==> inputs of v30 <==
==> flow/design.v (excerpt) <==
module SP_wocg(
	clk,
	rst_n,
	in_valid,
	in_data,
	in_mode,
	out_valid,
	out_data
);
input clk, rst_n, in_valid;
input [2:0] in_mode;
input [8:0] in_data;
output reg out_valid;
output reg [8:0] out_data;
genvar idx;
integer i;
localparam IDLE = 4'b0000;
localparam INV  = 4'b0001;
localparam MUL  = 4'b0010;
localparam SORT = 4'b0100;
localparam SUM  = 4'b1000;
reg [3:0] cur_state,next_state;
reg [4:0] cnt;
reg [2:0] cnt_data;
reg [8:0] data_temp;
reg [10:0] data_sum [0:5]; 
reg [2:0] mode_r;
wire idle_state = cur_state == IDLE;
wire inv_in_valid  = cur_state[0] && cnt < 6;
wire mul_in_valid  = cur_state[1] && cnt < 6;
wire sort_in_valid = cur_state[2] && cnt < 6;
wire sum_in_valid  = cur_state[3] && cnt < 6;
wire inv_out_valid,mul_out_valid,sort_out_valid;
wire [8:0] inv_out_data,mul_out_data,sort_out_data;
wire [8:0] sum_mod_out_w;   
wire inv_done  = cur_state[0] && cnt == 'd18;
wire mul_done  = cur_state[1] && cnt == 'd12;
wire sort_done = cur_state[2] && cnt == 'd11;
reg  sum_done ;
wire mode0_cnt_flag = cur_state[3] && mode_r == 'd0 && cnt == 'd5;
always @(posedge clk or negedge rst_n) begin
	if (!rst_n) begin
		cur_state <= IDLE;
	end
	else begin
		cur_state <= next_state;
	end
end
always @(*) begin
	case(cur_state)
		IDLE : next_state = in_valid  ? in_mode[0] ? INV : in_mode[1] ? MUL : in_mode[2] ? SORT : SUM : IDLE;
		INV  : next_state = inv_done  ? mode_r[1] ? MUL : mode_r[2] ? SORT : SUM : INV;
		MUL  : next_state = mul_done  ? mode_r[2] ? SORT : SUM : MUL;
		SORT : next_state = sort_done ? SUM : SORT;
		SUM  : next_state = sum_done  ? IDLE : SUM;
		default : next_state = IDLE;
	endcase
end
always @(*) begin 
	if(cur_state[3]) begin
		if(mode_r == 'd0) sum_done = cnt == 'd12;
		else sum_done = cnt == 'd7;
	end
	else sum_done = 0;
end
always @(posedge clk or negedge rst_n) begin
	if (!rst_n) begin
		cnt <= 'd0;
	end
	else begin
		if(idle_state) cnt <= 'd0;
		else if(inv_done | mul_done | sort_done) cnt <= 'd0;
		else cnt <= cnt + 'd1;
	end
end
always @(posedge clk or negedge rst_n) begin
	if (!rst_n) begin
		cnt_data <= 'd0;
	end
	else begin
		if(inv_in_valid)  cnt_data <= cnt_data + 'd1;
		else if(mul_in_valid)  cnt_data <= cnt_data + 'd1;
		else if(sort_in_valid) cnt_data <= cnt_data + 'd1;
		else if(mode0_cnt_flag) cnt_data <= 'd1;
		else if(cur_state[3])  cnt_data <= cnt_data + 'd1;
  ...
export LEC_CHECK = 0
export CAP_MARGIN = 10
export CELL_PAD_IN_SITES_GLOBAL_PLACEMENT = 1
export CORE_MARGIN = 2
export CORE_UTILIZATION = 70
export PLACE_DENSITY_LB_ADDON = 0.04
export SETUP_SLACK_MARGIN = -0.43
export SLEW_MARGIN = 20
export SYNTH_MEMORY_MAX_BITS = 16384
create_clock -name core_clock -period 5.1 [get_ports {clk}]
run.sh (not shown) runs the stock make flow with config.mk's settings and CLKGATE_MAP_FILE=.
==> inputs of v31, as changes to v30 <==
CAP_MARGIN = 20   (was 10)
CELL_PAD_IN_SITES_GLOBAL_PLACEMENT = not set   (was 1)
CORE_UTILIZATION = 40   (was 70)
PLACE_DENSITY_LB_ADDON = not set   (was 0.04)
SETUP_SLACK_MARGIN = not set   (was -0.43)
==> flow/constraint.sdc (replaced) <==
create_clock -name core_clock -period 7.58 [get_ports {clk}]
set_input_delay 1.5160 -clock core_clock [delete_from_list [all_inputs] [get_ports {clk}]]
set_output_delay 1.5160 -clock core_clock [all_outputs]
set_load 0.01 [all_outputs]
==> inputs of v22, as changes to v30 <==
ABC_AREA = 1   (was not set)
CAP_MARGIN = 20   (was 10)
CELL_PAD_IN_SITES_GLOBAL_PLACEMENT = not set   (was 1)
CTS_CLUSTER_SIZE = 72   (was not set)
PLACE_DENSITY_LB_ADDON = not set   (was 0.04)
SETUP_SLACK_MARGIN = not set   (was -0.43)
==> flow/constraint.sdc (replaced) <==
create_clock -name core_clock -period 5.29 [get_ports {clk}]
set_input_delay 1.0580 -clock core_clock [delete_from_list [all_inputs] [get_ports {clk}]]
set_output_delay 1.0580 -clock core_clock [all_outputs]
set_load 0.01 [all_outputs]
==> comparison table <==
Result of the run: v30 aborted with a tool error; v22 aborted with a tool error; v31 no timing/DRC/antenna violations
Failing step: v30 global placement without I/O (3_1_place_gp_skip_io); v22 global routing (5_1_grt); v31 -
Cell area after technology mapping: v30 59720 um^2; v22 60050 um^2; v31 59720 um^2
Total clock buffers created by CTS: v30 -; v22 56; v31 61
Setup Fix Bufs, Post-CTS: v30 -; v22 101; v31 0
CORE AREA: v30 84880 um^2; v22 85150 um^2; v31 148000 um^2
Initial standard-cell utilization of the core: v30 0.7035; v22 0.7053; v31 0.4034
Routability cong.: v30 -; v22 1.048; v31 0.9541
Yosys chip area: v30 59720 um^2; v22 60050 um^2; v31 59720 um^2
Instance tally after logic synthesis: v30 6860; v22 8443; v31 6860
Vertical die size: v30 296.1 um; v22 296.9 um; v31 390.4 um
Proportion of synthesized chip area in sequential cells: v30 0.2183; v22 0.2171; v31 0.2183
Total placed cells including tap cells: v30 -; v22 10150; v31 8671
AND-OR/OR-AND Cells, Area Fraction: v30 0.2073; v22 0.1389; v31 0.2073
Post-Place Cell Area: v30 -; v22 67000 um^2; v31 62450 um^2
Clock tree root driver cell: v30 -; v22 clkbuf_16; v31 clkbuf_16
Maximum buffer depth of the clock tree: v30 -; v22 3; v31 3
Area share of the largest cell type after synthesis: v30 0.2179; v22 0.2167; v31 0.2179
Xor/xnor cell area share of the yosys netlist: v30 0.04262; v22 0.04305; v31 0.04262

==> 09-27 <==
SP_wocg again, from the RTL that the note above started with.
==> flow/config.mk <==
export PLATFORM = sky130hd
export DESIGN_NAME = SP_wocg
export DESIGN_NICKNAME = SP_wocg
export VERILOG_FILES = /design/flow/design.v
export SDC_FILE = /design/flow/constraint.sdc
export NUM_CORES = 4
export LEC_CHECK = 0
export ABC_AREA = 1
export CAP_MARGIN = 20
export CORE_MARGIN = 2
export CORE_UTILIZATION = 72
export CTS_CLUSTER_DIAMETER = 225
export CTS_CLUSTER_SIZE = 10
export SETUP_SLACK_MARGIN = 0.39
export SLEW_MARGIN = 20
export SYNTH_MEMORY_MAX_BITS = 16384
==> flow/constraint.sdc <==
create_clock -name core_clock -period 2.68 [get_ports {clk}]
set_input_delay 0.5360 -clock core_clock [delete_from_list [all_inputs] [get_ports {clk}]]
set_output_delay 0.5360 -clock core_clock [all_outputs]
set_load 0.01 [all_outputs]
==> 11-26: changes against 09-27 <==
- ABC_AREA: 1 -> unset
- CTS_CLUSTER_DIAMETER: 225 -> unset
- CTS_CLUSTER_SIZE: 10 -> unset
- SETUP_SLACK_MARGIN: 0.39 -> unset
==> flow/constraint.sdc (replaced) <==
create_clock -name core_clock -period 6.72 [get_ports {clk}]
set_input_delay 1.3440 -clock core_clock [delete_from_list [all_inputs] [get_ports {clk}]]
set_output_delay 1.3440 -clock core_clock [all_outputs]
set_load 0.01 [all_outputs]
==> 10-22: changes against 09-27 <==
- ABC_AREA: 1 -> unset
- CORE_UTILIZATION: 72 -> 69
- CTS_CLUSTER_DIAMETER: 225 -> unset
- CTS_CLUSTER_SIZE: 10 -> unset
- SETUP_SLACK_MARGIN: 0.39 -> unset
==> flow/constraint.sdc (replaced) <==
create_clock -name core_clock -period 7.58 [get_ports {clk}]
set_input_delay 1.5160 -clock core_clock [delete_from_list [all_inputs] [get_ports {clk}]]
set_output_delay 1.5160 -clock core_clock [all_outputs]
set_load 0.01 [all_outputs]
==> run summary <==
yosys + openroad results -> top cells by area=dfrtp_1, fa_1, nand2_1, yosys xor share=4.305%, Placement Setup Slack=-3.341 ns, yosys cell count=~8,400, register area share after synthesis=21.71%, error msg=[ERROR DPL-0038] Utilization greater than 100%, impossible to legalize, status=did not finish, Syn Inst Count=8,443, Synth mux share=0.06876%, Die Area=85,730 um^2, CORE AREA=82,370 um^2, Halt Stage=4_1_cts, most frequent cells after synthesis=nand2_1, inv_1, nor2_1, o21ai_0, ha_1, Syn Area/Cell=slightly above 7 um^2
That was 09-27.
==> run summary <==
yosys + openroad results -> Syn Inst Count=~6,900, CORE AREA=approximately 82,000 um^2, Ant. Diodes=0, top cells by area=dfrtp_1, fa_1, ha_1, Die Area=between 80,000 and 90,000 um^2, gr usage total=41.53%, register area share after synthesis=between 20% and 30%, critical path depth=19, WL met2=81,490 um, yosys xor share=about 4.3%, yosys cell count=6,860, most frequent cells after synthesis=nand2_1, inv_1, nor2_1, ha_1, dfrtp_1, Placement Setup Slack=0.01717 ns, status=no timing/DRC/antenna violations, Syn Area/Cell=8.705 um^2, #MultiIn Comb=5,331
That was 11-26.
==> run summary <==
yosys + openroad results -> status=no timing/DRC/antenna violations, Detail Route Antenna Nets=0, Syn Area/Cell=8.705 um^2, ClkCell Share=3.417%, Placement Setup Slack=between 0.5 and 0.6 ns, Yosys top cell by instances=nand2_1, final core occ=74.42%, Endpoint, Worst Hold=Mul_inst.tmp4_r[2], Worst-Margin Slew=1.227 ns, Synth mux share=6.451%, most frequent cells after synthesis=nand2_1, inv_1, nor2_1, ha_1, dfrtp_1, GR met1 Demand/Resource=approximately half, yosys cell count=between 6,000 and 7,000, Die Area=88,910 um^2
That was 10-22.

==> inputs of build 16 <==
SP_wocg again, from the RTL that the note above started with.
clock: 8.0 ns
lec_check: 0
abc_area: 0
cap_margin: 25
cell_pad_in_sites_detail_placement: 1
cell_pad_in_sites_global_placement: 1
core_margin: 7
core_utilization: 39
gpl_timing_driven: 1
max_routing_layer: met5
min_routing_layer: met2
place_density_lb_addon: 0.03
setup_slack_margin: -0.2
slew_margin: 20
synth_memory_max_bits: 16384
==> trial 10 (differences from build 16) <==
==> flow/config.mk (replaced) <==
export PLATFORM = sky130hd
export DESIGN_NAME = SP_wocg
export DESIGN_NICKNAME = SP_wocg
export VERILOG_FILES = /design/flow/design.v
export SDC_FILE = /design/flow/constraint.sdc
export NUM_CORES = 4
export LEC_CHECK = 0
export CAP_MARGIN = 10
export CELL_PAD_IN_SITES_GLOBAL_PLACEMENT = 1
export CORE_MARGIN = 2
export CORE_UTILIZATION = 70
export CTS_CLUSTER_SIZE = 33
export PLACE_DENSITY = 0.64
export SETUP_SLACK_MARGIN = 0.97
export SLEW_MARGIN = 20
export SYNTH_MEMORY_MAX_BITS = 16384
==> flow/constraint.sdc (replaced) <==
create_clock -name core_clock -period 6.64 [get_ports {clk}]
set_input_delay 1.3280 -clock core_clock [delete_from_list [all_inputs] [get_ports {clk}]]
set_output_delay 1.3280 -clock core_clock [all_outputs]
set_load 0.01 [all_outputs]
==> results.json <==
{
  "fp_util_pct": 70.4,
  "edf_count": 0,
  "yosys.area.top_type": "dfrtp_1",
  "die_area_um2": 87700,
  "ff_type": "dfrtp_1",
  "ys_sh_aoi_pct": 20.7,
  "synthTopCellsByCount": "nand2_1, inv_1, nor2_1",
  "core_area_um2": 84900,
  "die_w_um": 296,
  "fp-row-count": 107,
  "run_status": "stopped before the end",
  "die-height_um": 296,
  "yosys.stat.chipArea_um2": 59700,
  "lastStage": "global placement without I/O (3_1_place_gp_skip_io)",
  "stop_error": "[ERROR GPL-0301] Utilization 101.817 % exceeds 100%."
}
# the run above: trial 10

==> results.json <==
{
  "ff_type": "dfrtp_1",
  "run_status": "no timing/DRC/antenna violations",
  "synthTopCellsByCount": "nand2_1, inv_1, nor2_1",
  "core_area_um2": 152000,
  "edf_count": 0,
  "yosys.area.top_type": "dfrtp_1",
  "fp-row-count": 143,
  "die_area_um2": 164000,
  "yosys.stat.chipArea_um2": 59700,
  "die-height_um": 405,
  "ys_sh_aoi_pct": 20.7,
  "fp_util_pct": 39.3,
  "die_w_um": 405
}
# the run above: build 16


==> v18 <==
Starting RTL as in the previous note.
make LEC_CHECK=0 CAP_MARGIN=20 CORE_MARGIN=2 CORE_UTILIZATION=72 CTS_CLUSTER_DIAMETER=33 CTS_CLUSTER_SIZE=21 SETUP_SLACK_MARGIN=0.95 SLEW_MARGIN=20 SYNTH_MEMORY_MAX_BITS=16384 finish   # period 3.22 ns
==> inputs of v32, as changes to v18 <==
- CORE_UTILIZATION: 72 -> 69
- CTS_CLUSTER_SIZE: 21 -> 29
==> reports/metrics.csv <==
metric;value;unit
status;stopped before the end;
lastStage;global routing;
tool.error;[ERROR GRT-0116] Global routing finished with congestion. Check the congestion regions in the DRC Viewer.;
place_ws;-3.055;ns
coreArea;0.08541;sq mm
rows;107;
placed_area;0.07603;sq mm
dp_cells;9607;
fp_util;69.91;%
die_w;298.2;um
place_congestion;1.046;
die_y;298.2;um
That was v32.
==> reports/metrics.csv <==
metric;value;unit
fp_util;72.73;%
synth-main-ff-cell;dfrtp_1;
placed_area;0.07535;sq mm
status;stopped before the end;
place_ws;-2.818;ns
synth_flop_count;521;
lastStage;clock tree synthesis;
tool.error;[ERROR DPL-0038] Utilization greater than 100%, impossible to legalize;
yosys_cells;6860;
coreArea;0.08211;sq mm
yosysUniqueCellTypes;122;
die_w;292.0;um
die_y;292.0;um
rows;105;
dp_cells;9460;
yosys.area.top_type;dfrtp_1;
place_congestion;1.080;
That was v18.

==> 02-08: inputs <==
SP_wocg again, from the RTL that the note above started with.
clock: 6.64 ns
lec_check: 0
abc_area: 1
cap_margin: 10
cell_pad_in_sites_detail_placement: 0
cell_pad_in_sites_global_placement: 3
core_aspect_ratio: 0.66
core_margin: 7
core_utilization: 37
cts_cluster_diameter: 276
max_routing_layer: met4
place_density_lb_addon: 0.04
setup_slack_margin: -0.04
slew_margin: 20
synth_memory_max_bits: 16384
tns_end_percent: 20
==> 11-04 (differences from 02-08) <==
Settings changed: ABC_AREA 1 to unset, CAP_MARGIN 10 to 20, CELL_PAD_IN_SITES_DETAIL_PLACEMENT 0 to unset, CELL_PAD_IN_SITES_GLOBAL_PLACEMENT 3 to unset, CORE_ASPECT_RATIO 0.66 to unset, CORE_MARGIN 7 to 2, CORE_UTILIZATION 37 to 40, CTS_CLUSTER_DIAMETER 276 to unset, MAX_ROUTING_LAYER met4 to unset, PLACE_DENSITY_LB_ADDON 0.04 to unset, SETUP_SLACK_MARGIN -0.04 to unset, TNS_END_PERCENT 20 to unset.
==> flow/constraint.sdc (replaced) <==
create_clock -name core_clock -period 8.0 [get_ports {clk}]
set_input_delay 1.6000 -clock core_clock [delete_from_list [all_inputs] [get_ports {clk}]]
set_output_delay 1.6000 -clock core_clock [all_outputs]
set_load 0.01 [all_outputs]
==> 11-21 (differences from 02-08) <==
Settings changed: ABC_AREA 1 to unset, CELL_PAD_IN_SITES_DETAIL_PLACEMENT 0 to unset, CELL_PAD_IN_SITES_GLOBAL_PLACEMENT 3 to 0, CORE_ASPECT_RATIO 0.66 to unset, CORE_MARGIN 7 to 2, CORE_UTILIZATION 37 to 72, CTS_CLUSTER_DIAMETER 276 to unset, MAX_ROUTING_LAYER met4 to unset, PLACE_DENSITY set to 0.66, PLACE_DENSITY_LB_ADDON 0.04 to unset, SETUP_SLACK_MARGIN -0.04 to 0.97, TNS_END_PERCENT 20 to unset.
==> 11-09 (differences from 02-08) <==
Settings changed: ABC_AREA 1 to unset, CELL_PAD_IN_SITES_DETAIL_PLACEMENT 0 to unset, CELL_PAD_IN_SITES_GLOBAL_PLACEMENT 3 to 1, CORE_ASPECT_RATIO 0.66 to unset, CORE_MARGIN 7 to 2, CORE_UTILIZATION 37 to 72, CTS_CLUSTER_DIAMETER 276 to unset, MAX_ROUTING_LAYER met4 to unset, SETUP_SLACK_MARGIN -0.04 to -0.38, TNS_END_PERCENT 20 to unset.
==> flow/constraint.sdc (replaced) <==
create_clock -name core_clock -period 5.1 [get_ports {clk}]
set_input_delay 1.0200 -clock core_clock [delete_from_list [all_inputs] [get_ports {clk}]]
set_output_delay 1.0200 -clock core_clock [all_outputs]
set_load 0.01 [all_outputs]
==> comparison <==
11-09 never finished: it broke off in global placement without I/O (3_1_place_gp_skip_io), error FLW-0024. 11-21 never finished: it broke off in global routing (5_1_grt) with ODB-0269. 02-08 finished with timing, DRC and antenna clean. 11-04 finished with timing, DRC and antenna clean.
In 11-04 the setup slack is better than in 02-08, by 380 ps.
Between 11-04 and 02-08, the lower clock skew is in 02-08 (gap 5.3 ps).
In 02-08 the critical path depth is lower than in 11-04, by 2.
Of 02-08 and 11-04, 11-04 has the higher register-to-register slack (gap 380 ps).
Against 11-04, the sequential share of layout area of 02-08 is lower by 0.47 points.
Against 11-04, the routed wire length of 02-08 is larger by 15%.
Between 02-08 and 11-09, the lower synthesized area is in 11-09 (gap 0.56%, measured against 11-09).
Between 02-08 and 11-04, the lower design area is in 11-04 (gap about 2.4%, measured against 11-04).
